// LearningMachine
module LearningMachine(input clk,rst, start, input [6:0] x1Data,x2Data, input [1:0] tData, output[1:0] signYin, output[13:0] w1,w2,b,Yin,output ReadEn, Ready);
Size in the first run: roughly 89 flip-flops, roughly 79 I/O pins, roughly 9200 um^2 of cells after synthesis.
make LEC_CHECK=0 ABC_AREA=1 CAP_MARGIN=30 CORE_MARGIN=2 CORE_UTILIZATION=70 CTS_CLUSTER_DIAMETER=31 CTS_CLUSTER_SIZE=15 PLACE_DENSITY_LB_ADDON=0.2 SLEW_MARGIN=20 finish   # period 7.0 ns
run.sh (not shown) runs the stock make flow with config.mk's settings and CLKGATE_MAP_FILE=.
The first run aborted during global routing, error GRT-0232.
Then changed:
Settings changed: ABC_AREA 1 to unset, CORE_UTILIZATION 70 to 72, CTS_CLUSTER_SIZE 15 to unset, HOLD_SLACK_MARGIN set to -0.09, PLACE_DENSITY_LB_ADDON 0.2 to unset, TNS_END_PERCENT set to 40.
Now the flow did not get past clock tree synthesis with DPL-0038. Synthesized area came out lower by about 2.3%. Synthesized cell count came out lower by about 18%. Die size came out lower by about 5%.
Then changed:
Settings changed: ABC_AREA set to 1, CAP_MARGIN 30 to 20, CTS_CLUSTER_DIAMETER 31 to 400, CTS_CLUSTER_SIZE set to 100, HOLD_SLACK_MARGIN -0.09 to unset, TNS_END_PERCENT 40 to unset.
Clock period 7.0 ns to 7.2 ns, I/O delays scaled along.
Result: Now the flow aborted during global routing with DPL-0038. Synthesized cell count went up by about a fifth. Synthesized area rises by a few percent. Die area climbs by a few percent.
Then changed:
Settings changed: ABC_AREA 1 to unset, CORE_UTILIZATION 72 to 40, CTS_CLUSTER_DIAMETER 400 to unset, CTS_CLUSTER_SIZE 100 to unset.
Clock period 7.2 ns to 12.0 ns, I/O delays scaled along.
Now the flow produced a clean layout. Synthesized area is lower by a few percent. Die area is higher by well over a third. Synthesized cell count is lower by about a fifth.

try-amber:
Starting RTL as in the previous note.
make LEC_CHECK=0 CAP_MARGIN=20 CORE_MARGIN=2 CORE_UTILIZATION=72 CTS_CLUSTER_SIZE=37 SLEW_MARGIN=20 finish   # period 7.94 ns
try-amber: flow complete, layout not clean; failing: negative setup slack
diff inputs: try-amber => try-sierra
-- flow/config.mk --
<<< try-amber, line 9
export CORE_MARGIN = 2
export CORE_UTILIZATION = 72
export CTS_CLUSTER_SIZE = 37
export SLEW_MARGIN = 20
>>> try-sierra, line 9
export CORE_MARGIN = 2
export CORE_UTILIZATION = 39
export SLEW_MARGIN = 20
==> flow/constraint.sdc <==
create_clock -name core_clock -period 9.33 [get_ports {clk}]
set_input_delay 1.8660 -clock core_clock [delete_from_list [all_inputs] [get_ports {clk}]]
set_output_delay 1.8660 -clock core_clock [all_outputs]
set_load 0.01 [all_outputs]
## What came out
FAIL: try-amber; every other run in try-amber and try-sierra is clean
[try-amber] flow finished | final checks: failed | reasons: negative setup slack
Final routed wirelength across all metal layers ended up 10,000 um lower on try-sierra than on try-amber.
try-amber has higher cell area than try-sierra.
Compared try-sierra against try-amber; number of diodes within noise.
Area added between synthesis and finish: try-amber and try-sierra compared, higher one is try-amber
try-sierra vs try-amber: filler-free cell count of the finished design up
try-sierra and try-amber ended up with roughly the same final-layout clock-cell area share.
Summary — area of the placeable core, try-sierra relative to try-amber: higher, by 0.011 mm^2.
Setup changes, try-sierra to try-yarrow
-- flow/config.mk --
<<< try-sierra, line 7
export LEC_CHECK = 0
export CAP_MARGIN = 20
export CORE_MARGIN = 2
export CORE_UTILIZATION = 39
export SLEW_MARGIN = 20
>>> try-yarrow, line 7
export LEC_CHECK = 0
export ABC_AREA = 1
export CAP_MARGIN = 20
export CORE_MARGIN = 2
export CORE_UTILIZATION = 64
export CTS_CLUSTER_SIZE = 100
export SLEW_MARGIN = 20
==> flow/constraint.sdc <==
create_clock -name core_clock -period 5.31 [get_ports {clk}]
set_input_delay 1.0620 -clock core_clock [delete_from_list [all_inputs] [get_ports {clk}]]
set_output_delay 1.0620 -clock core_clock [all_outputs]
set_load 0.01 [all_outputs]
==> results <==
- Stage in which a tool error killed try-yarrow: 5_1_grt.
- Post-synthesis share of cell area spent on and-or and or-and gates: try-yarrow and try-sierra compared, higher one is try-sierra
- Re hold buffer count at cts: no difference whatsoever between try-sierra and try-yarrow.
- Changes observed in try-yarrow relative to try-sierra: number of instances in the placed design has increased, number of distinct library cells after synthesis has decreased, die area has decreased, net count entering floorplan has increased.
- Lower number of cells produced by synthesis goes to try-sierra over try-yarrow.
- try-yarrow vs try-sierra: area figure in the yosys stat output up by a few percent
- try-sierra has a lower post-CTS setup buffer count than try-yarrow.
- try-sierra → try-yarrow: cell total in the yosys stat output rose about 22%, post-synthesis cell area went up by about 2.4%.
--- input diff try-yarrow..try-xenon ---
-- flow/config.mk --
<<< try-yarrow, line 7
export LEC_CHECK = 0
export ABC_AREA = 1
export CAP_MARGIN = 20
export CORE_MARGIN = 2
export CORE_UTILIZATION = 64
export CTS_CLUSTER_SIZE = 100
export SLEW_MARGIN = 20
>>> try-xenon, line 7
export LEC_CHECK = 0
export CAP_MARGIN = 20
export CORE_MARGIN = 2
export CORE_UTILIZATION = 40
export SLEW_MARGIN = 20
==> flow/constraint.sdc <==
create_clock -name core_clock -period 5.92 [get_ports {clk}]
set_input_delay 1.1840 -clock core_clock [delete_from_list [all_inputs] [get_ports {clk}]]
set_output_delay 1.1840 -clock core_clock [all_outputs]
set_load 0.01 [all_outputs]
Results
- try-xenon finished all stages; layout check result: FAIL, due to negative setup slack.
- Diff try-yarrow -> try-xenon | cell count listed in synth_stat.txt | down by more than 10%
- try-xenon vs. try-yarrow: worst-case setup slack after placement up 0.58 ns, average instance area after synthesis up about 20%, chip height up 30 um.
- In the metrics for try-yarrow and try-xenon, the one carrying the higher sequential element share of the synthesized area is try-xenon.

== run 1 ==
LearningMachine again, from the RTL that the note above started with.
clock: 5.49 ns
lec_check: 0
abc_area: 1
cap_margin: 20
core_margin: 2
core_utilization: 72
cts_cluster_diameter: 400
cts_cluster_size: 100
place_density: 0.4
slew_margin: 20
Flow for run 1 halted at 4_1_cts, error code DPL-0038.
### run 1 -> run 2
Settings: clearing CTS_CLUSTER_DIAMETER, which used to be 400; clearing CTS_CLUSTER_SIZE, which used to be 100; clearing PLACE_DENSITY, which used to be 0.4; swapping 72 for 40 in CORE_UTILIZATION; clearing ABC_AREA, which used to be 1; swapping 5.49 for 9.33 in the clock period (ns, I/O delays scaled along).
Results
Run 2 finished every step from synthesis to the final layout, and the layout passed the timing, DRC and antenna checks.
Run 2: mean instance size in the synthesized netlist is 19% higher than what run 1 reported.
Measured against run 1, the die area of run 2 comes out at 1.7 times the reference value.
Of run 2 and run 1, the run reporting the lower sequential cell area fraction in the yosys report was run 1.
Summary of the comparison: cell count after synthesis is lower in run 2, relative to run 1.
For run 3, these inputs were changed with respect to run 2:
Settings: MIN_ROUTING_LAYER: unset -> met2; GPL_ROUTABILITY_DRIVEN: unset -> 0; the clock period (ns, I/O delays scaled along): 9.33 -> 12.0.
Findings:
| run 3 | all stages done | FAIL | DRC |
Run 3 vs. run 2: global-route met3 utilization +43 points; number of buffers other than clock buffers in the final layout -8.
Setup slack delta for run 3 relative to run 2: 2160 ps higher
Run 3 can be clocked slower than run 2.
The run showing the smaller critical path buffer and inverter count is run 3.
